## build 52
## mac_demo
module mac_demo(input    clk, 
           input    reset, 
           input    ena,
   	   input    signed [16-1 : 0] k,
           input    signed [16-1 : 0] x,   
           output   signed [2 * 16 - 1 : 0] acc_out
          ) ;
           wire     signed [2 * 16 - 1 : 0] p ;
           wire     signed [2 * 16 - 1 : 0] acc_in ;
   multiplier  #(.width(16)) mult_0(.multiplicand(k),
                                          .multiplier(x),
                       			  .product(p)
                			  ) ;
   adder     #(.width(2*16)) add_0(.a(p),
                			 .b(acc_out),
                			 .sum(acc_in)
               				) ;
   accumulator  #(.width(2*16))  acc_0(.clk(clk),
                   			     .reset(reset),
                   			     .ena(ena),
                   			     .acc_in(acc_in),
                   			     .acc_out(acc_out)
                   			) ;
endmodule
clock: 6.58 ns
lec_check: 0
cap_margin: 20
core_margin: 2
core_utilization: 72
cts_cluster_diameter: 36
cts_cluster_size: 50
place_density_lb_addon: 0.04
slew_margin: 20
run.sh (not shown) runs the stock make flow with config.mk's settings and CLKGATE_MAP_FILE=.
Although it ran to completion, build 52 produced a layout that fails the final checks because of setup timing.
The following lists how build 92 was set up differently from build 52:
# build 52
export LEC_CHECK = 0
export CAP_MARGIN = 20
export CORE_MARGIN = 2
export CORE_UTILIZATION = 72
export CTS_CLUSTER_DIAMETER = 36
export CTS_CLUSTER_SIZE = 50
export PLACE_DENSITY_LB_ADDON = 0.04
export SLEW_MARGIN = 20
create_clock -name core_clock -period 6.58 [get_ports {clk}]
# build 92
export LEC_CHECK = 0
export CAP_MARGIN = 20
export CORE_MARGIN = 2
export CORE_UTILIZATION = 65
export CTS_CLUSTER_SIZE = 79
export SLEW_MARGIN = 20
export TNS_END_PERCENT = 5
create_clock -name core_clock -period 6.52 [get_ports {clk}]
==> comparison <==
- As far as sequential share of layout area is concerned, build 92 and build 52 perform about the same.
- Post-CTS setup buffer count (lower): build 92
- Looking at overall track demand over capacity in global routing across build 52 and build 92, the one that comes out higher is build 52.
- Build 92: flow complete, layout not clean; failing: setup timing
- Summary of build 92 over build 52: post-synthesis average cell area essentially unchanged; synthesis-to-finish area growth lost 2.6 points; post-synthesis cell count from yosys held steady.
Changes in build 21 relative to build 92:
# build 92
export LEC_CHECK = 0
export CAP_MARGIN = 20
export CORE_MARGIN = 2
export CORE_UTILIZATION = 65
export CTS_CLUSTER_SIZE = 79
export SLEW_MARGIN = 20
export TNS_END_PERCENT = 5
create_clock -name core_clock -period 6.52 [get_ports {clk}]
# build 21
export LEC_CHECK = 0
export CAP_MARGIN = 20
export CORE_MARGIN = 2
export CORE_UTILIZATION = 43
export SLEW_MARGIN = 20
create_clock -name core_clock -period 4.18 [get_ports {clk}]
==> comparison <==
Relative to build 92, the number of placed instances, taps included measured on build 21 has increased by more than 10%.
In the flow results for build 92 and build 21, the portion of the clock cycle consumed by the worst path in the final layout is smaller on build 92.
Finished, but not clean: build 21, with setup timing.
Build 21 ended with more number of gates on the worst path with buffers counted than build 92.

Setup of job 1603:
Starting RTL as in the previous note.
==> flow/design.v (excerpt) <==
module mac_demo(input    clk, 
           input    reset, 
           input    ena,
   	   input    signed [16-1 : 0] k,
           input    signed [16-1 : 0] x,   
           output   signed [2 * 16 - 1 : 0] acc_out
          ) ;
           wire     signed [2 * 16 - 1 : 0] p ;
           wire     signed [2 * 16 - 1 : 0] acc_in ;
   multiplier  #(.width(16)) mult_0(.multiplicand(k),
                                          .multiplier(x),
                       			  .product(p)
                			  ) ;
   adder     #(.width(2*16)) add_0(.a(p),
                			 .b(acc_out),
                			 .sum(acc_in)
               				) ;
   accumulator  #(.width(2*16))  acc_0(.clk(clk),
                   			     .reset(reset),
                   			     .ena(ena),
                   			     .acc_in(acc_in),
                   			     .acc_out(acc_out)
                   			) ;
endmodule
export LEC_CHECK = 0
export ABC_AREA = 1
export CAP_MARGIN = 20
export CELL_PAD_IN_SITES_DETAIL_PLACEMENT = 1
export CELL_PAD_IN_SITES_GLOBAL_PLACEMENT = 3
export CORE_ASPECT_RATIO = 1.03
export CORE_MARGIN = 3
export CORE_UTILIZATION = 40
export CTS_CLUSTER_SIZE = 18
export GPL_ROUTABILITY_DRIVEN = 0
export GPL_TIMING_DRIVEN = 0
export MIN_ROUTING_LAYER = met2
export SLEW_MARGIN = 25
create_clock -name core_clock -period 4.82 [get_ports {clk}]
The flow for job 1603 finished, though final verification flagged negative setup slack.
For job 9587, these inputs were changed with respect to job 1603:
# job 1603
export LEC_CHECK = 0
export ABC_AREA = 1
export CAP_MARGIN = 20
export CELL_PAD_IN_SITES_DETAIL_PLACEMENT = 1
export CELL_PAD_IN_SITES_GLOBAL_PLACEMENT = 3
export CORE_ASPECT_RATIO = 1.03
export CORE_MARGIN = 3
export CORE_UTILIZATION = 40
export CTS_CLUSTER_SIZE = 18
export GPL_ROUTABILITY_DRIVEN = 0
export GPL_TIMING_DRIVEN = 0
export MIN_ROUTING_LAYER = met2
export SLEW_MARGIN = 25
create_clock -name core_clock -period 4.82 [get_ports {clk}]
# job 9587
export LEC_CHECK = 0
export ABC_AREA = 1
export CAP_MARGIN = 15
export CELL_PAD_IN_SITES_DETAIL_PLACEMENT = 1
export CELL_PAD_IN_SITES_GLOBAL_PLACEMENT = 1
export CORE_ASPECT_RATIO = 1.03
export CORE_MARGIN = 3
export CORE_UTILIZATION = 40
export CTS_CLUSTER_SIZE = 18
export GPL_ROUTABILITY_DRIVEN = 0
export GPL_TIMING_DRIVEN = 0
export MIN_ROUTING_LAYER = met2
export SLEW_MARGIN = 35
create_clock -name core_clock -period 4.82 [get_ports {clk}]
--- outcome ---
- The setup clock skew after layout reported for job 9587 is smaller than that of job 1603 by 3.8 ps.
- Job 9587 supports a lower top clock frequency than job 1603.
- Comparing job 9587 and job 1603, the lower filler cell count in the final layout was measured on job 9587.
- Final area is higher on job 9587
- Job 9587 packs its core more tightly than job 1603.
- Although it ran to completion, job 9587 produced a layout that fails the final checks because of negative setup slack.
- No crash in job 1603: every stage finished, but the layout fails its final checks due to negative setup slack.
- Post-layout instance count excluding filler cells (lower): job 1603
- Diff job 9587 and job 1603: net total in the final layout lower in job 1603
- | sequential share of layout area | job 1603 vs job 9587 | ≈ equal |
#### Input delta (job 3596 over job 9587)
# job 9587
export LEC_CHECK = 0
export ABC_AREA = 1
export CAP_MARGIN = 15
export CELL_PAD_IN_SITES_DETAIL_PLACEMENT = 1
export CELL_PAD_IN_SITES_GLOBAL_PLACEMENT = 1
export CORE_ASPECT_RATIO = 1.03
export CORE_MARGIN = 3
export CORE_UTILIZATION = 40
export CTS_CLUSTER_SIZE = 18
export GPL_ROUTABILITY_DRIVEN = 0
export GPL_TIMING_DRIVEN = 0
export MIN_ROUTING_LAYER = met2
export SLEW_MARGIN = 35
create_clock -name core_clock -period 4.82 [get_ports {clk}]
# job 3596
export LEC_CHECK = 0
export CAP_MARGIN = 20
export CORE_MARGIN = 9
export CORE_UTILIZATION = 63
export SLEW_MARGIN = 20
export TNS_END_PERCENT = 5
create_clock -name core_clock -period 7.0 [get_ports {clk}]
Findings:
- Apart from job 9587, each of job 9587 and job 3596 ends the flow with a layout that passes the timing, DRC and antenna checks.
- In job 3596, the half-perimeter wire length after detailed placement came out about 30% below the value in job 9587.
- Job 9587 -> job 3596: global-route met2 utilization flat
- Job 3596 ended up with k[3] as its worst setup path startpoint; job 9587 ended up with k[6].
- Going from job 9587 to job 3596, floorplan die area now sits lower; instance tally after logic synthesis went down by 383.
Input-level comparison between job 1021 and job 3596:
# job 3596
export LEC_CHECK = 0
export CAP_MARGIN = 20
export CORE_MARGIN = 9
export CORE_UTILIZATION = 63
export SLEW_MARGIN = 20
export TNS_END_PERCENT = 5
create_clock -name core_clock -period 7.0 [get_ports {clk}]
# job 1021
export LEC_CHECK = 0
export CAP_MARGIN = 20
export CORE_ASPECT_RATIO = 1.03
export CORE_MARGIN = 2
export CORE_UTILIZATION = 40
export GPL_TIMING_DRIVEN = 0
export SLEW_MARGIN = 20
create_clock -name core_clock -period 7.0 [get_ports {clk}]
### Flow results
- Share of final layout cell area taken by non-clock buffers for job 1021: 2.6 points down relative to job 3596
- Starting DRC count in detailed routing: job 1021 worse than job 3596
- Via count, job 1021 and job 3596, higher one = job 3596.
- Against job 3596 as the reference, job 1021 delivers a lower area added between synthesis and finish.
- Compared to job 3596, job 1021 leaves more free space in the core.
- Comparing minimum setup slack in the final design for job 1021 and job 3596, the bigger number came from job 1021.
The inputs of job 1935 differ from those of job 1021 as listed below.
# job 1021
export LEC_CHECK = 0
export CAP_MARGIN = 20
export CORE_ASPECT_RATIO = 1.03
export CORE_MARGIN = 2
export CORE_UTILIZATION = 40
export GPL_TIMING_DRIVEN = 0
export SLEW_MARGIN = 20
create_clock -name core_clock -period 7.0 [get_ports {clk}]
# job 1935
export LEC_CHECK = 0
export CAP_MARGIN = 20
export CORE_MARGIN = 9
export CORE_UTILIZATION = 63
export HOLD_SLACK_MARGIN = -0.07
export SETUP_SLACK_MARGIN = -0.42
export SLEW_MARGIN = 40
export TNS_END_PERCENT = 5
create_clock -name core_clock -period 7.0 [get_ports {clk}]
- In job 1935 the implementation completed, yet the final layout does not meet the checks, the culprit being negative setup slack.
- The setup slack in job 1935 sits 320 ps below the value recorded for job 1021.
- Cell area | job 1935 vs job 1021 | job 1935 smaller
- Between job 1935 and job 1021, the global-route usage is higher for job 1935.
